## LASER
module LASER (
	input CLK,
	input RST,
	input [3:0] X,
	input [3:0] Y,
	output reg [3:0] C1X,
	output reg [3:0] C1Y,
	output reg [3:0] C2X,
	output reg [3:0] C2Y,
	output DONE
);
clock: 5.74 ns
lec_check: 0
abc_area: 1
cap_margin: 20
core_margin: 3
core_utilization: 41
cts_cluster_diameter: 56
gpl_timing_driven: 1
max_routing_layer: met4
place_density_lb_addon: 0.25
slew_margin: 35
run.sh (not shown) runs the stock make flow with config.mk's settings and CLKGATE_MAP_FILE=.
The starting point completed, yet does not pass: setup timing.
Then changed:
ABC_AREA = unset   (was 1)
CORE_ASPECT_RATIO = 0.53   (was unset)
CORE_MARGIN = 2   (was 3)
CORE_UTILIZATION = 70   (was 41)
CTS_CLUSTER_DIAMETER = unset   (was 56)
CTS_CLUSTER_SIZE = 39   (was unset)
GPL_TIMING_DRIVEN = unset   (was 1)
MAX_ROUTING_LAYER = unset   (was met4)
PLACE_DENSITY_LB_ADDON = 0.0   (was 0.25)
SETUP_SLACK_MARGIN = 1.35   (was unset)
SLEW_MARGIN = 20   (was 35)
clock period = 4.93 ns   (was 5.74 ns; I/O delays follow)
=> The changed run produced a layout that fails on setup timing; hold slack gains 0.061 ns; sequential power is higher by 16%; non-clock buffer count is higher by 27; wire length is higher by 17%; worst setup slack loses 2.4 ns.
Then changed:
ABC_AREA = 0   (was unset)
CELL_PAD_IN_SITES_DETAIL_PLACEMENT = 0   (was unset)
CORE_ASPECT_RATIO = unset   (was 0.53)
CORE_UTILIZATION = 72   (was 70)
CTS_CLUSTER_SIZE = 40   (was 39)
MAX_ROUTING_LAYER = met5   (was unset)
SETUP_SLACK_MARGIN = 0.78   (was 1.35)
clock period = 8.25 ns   (was 4.93 ns; I/O delays follow)
=>
- The changed run finished with setup timing left
- count of clock-buffer cells in the layout grows by 4
- synthesized cell count does not change
- wire length shrinks by about a fifth
Then changed:
ABC_AREA = unset   (was 0)
CELL_PAD_IN_SITES_DETAIL_PLACEMENT = unset   (was 0)
CORE_UTILIZATION = 59   (was 72)
CTS_CLUSTER_SIZE = unset   (was 40)
MAX_ROUTING_LAYER = unset   (was met5)
PLACE_DENSITY_LB_ADDON = unset   (was 0.0)
SETUP_SLACK_MARGIN = unset   (was 0.78)
clock period = 8.78 ns   (was 8.25 ns; I/O delays follow)
=> The new run finished with timing, DRC and antenna clean; register-to-register slack is better by 0.53 ns; hold slack got worse by 0.0084 ns; clock skew falls by 0.012 ns; count of clock-buffer cells in the layout increases by 8; wire length fell by 10%; maximum frequency barely changes.

* * *

Starting RTL as in the previous note.
==> flow/config.mk <==
export PLATFORM = sky130hd
export DESIGN_NAME = LASER
export DESIGN_NICKNAME = LASER
export VERILOG_FILES = /design/flow/design.v
export SDC_FILE = /design/flow/constraint.sdc
export NUM_CORES = 4
export LEC_CHECK = 0
export CAP_MARGIN = 20
export CORE_MARGIN = 2
export CORE_UTILIZATION = 64
export SETUP_SLACK_MARGIN = 1.7
export SLEW_MARGIN = 20
==> flow/constraint.sdc <==
create_clock -name core_clock -period 6.3 [get_ports {CLK}]
set_input_delay 1.2600 -clock core_clock [delete_from_list [all_inputs] [get_ports {CLK}]]
set_output_delay 1.2600 -clock core_clock [all_outputs]
set_load 0.01 [all_outputs]
The baseline finished but fails on negative setup slack.
==> next run, changes <==
--- a/flow/config.mk
+++ b/flow/config.mk
@@ -8 +8,2 @@
-export CAP_MARGIN = 20
+export ABC_AREA = 0
+export CAP_MARGIN = 30
@@ -10,3 +11,5 @@
-export CORE_UTILIZATION = 64
-export SETUP_SLACK_MARGIN = 1.7
-export SLEW_MARGIN = 20
+export CORE_UTILIZATION = 46
+export CTS_CLUSTER_DIAMETER = 112
+export GPL_ROUTABILITY_DRIVEN = 0
+export SLEW_MARGIN = 5
+export TNS_END_PERCENT = 95
==> flow/constraint.sdc (replaced) <==
create_clock -name core_clock -period 6.84 [get_ports {CLK}]
set_input_delay 1.3680 -clock core_clock [delete_from_list [all_inputs] [get_ports {CLK}]]
set_output_delay 1.3680 -clock core_clock [all_outputs]
set_load 0.01 [all_outputs]
After rerunning:
- The changed run finished with negative setup slack left
- setup slack gains 750 ps
- final area came out higher slightly
- area after synthesis stays the same
- final cell count came out higher by a few percent
- wire length came out higher slightly
- worst hold slack loses 6.8 ps
- power came out lower by a few percent
==> next run, changes <==
==> flow/config.mk (replaced) <==
export PLATFORM = sky130hd
export DESIGN_NAME = LASER
export DESIGN_NICKNAME = LASER
export VERILOG_FILES = /design/flow/design.v
export SDC_FILE = /design/flow/constraint.sdc
export NUM_CORES = 4
export LEC_CHECK = 0
export CAP_MARGIN = 20
export CORE_MARGIN = 2
export CORE_UTILIZATION = 69
export CTS_CLUSTER_SIZE = 27
export PLACE_DENSITY_LB_ADDON = 0.0
export SETUP_SLACK_MARGIN = 1.41
export SLEW_MARGIN = 20
==> flow/constraint.sdc (replaced) <==
create_clock -name core_clock -period 5.2 [get_ports {CLK}]
set_input_delay 1.0400 -clock core_clock [delete_from_list [all_inputs] [get_ports {CLK}]]
set_output_delay 1.0400 -clock core_clock [all_outputs]
set_load 0.01 [all_outputs]
Result: The changed run reached the layout checks and failed them: negative setup slack. Worst setup slack degrades by 1900 ps. Die area goes down by 33%. Combinational power went up by 30%. Count of clock-buffer cells in the layout came out lower by 6.
==> next run, changes <==
--- a/flow/config.mk
+++ b/flow/config.mk
@@ -10 +10 @@
-export CORE_UTILIZATION = 69
+export CORE_UTILIZATION = 72
@@ -13 +13 @@
-export SETUP_SLACK_MARGIN = 1.41
+export SETUP_SLACK_MARGIN = 0.62
==> flow/constraint.sdc (replaced) <==
create_clock -name core_clock -period 8.09 [get_ports {CLK}]
set_input_delay 1.6180 -clock core_clock [delete_from_list [all_inputs] [get_ports {CLK}]]
set_output_delay 1.6180 -clock core_clock [all_outputs]
set_load 0.01 [all_outputs]
Effect: The changed run produced a layout that fails on negative setup slack; sequential power went down by 36%; synthesized area is unchanged; core utilization went up by 4.0 points; total power went down by 36%; cell area went down by 0.81%; routed wire length went up by 10%; die area went down by 4.1%; worst hold slack gains 9.6 ps.
No activity file was given, so power comes from the tool's default toggle rates.
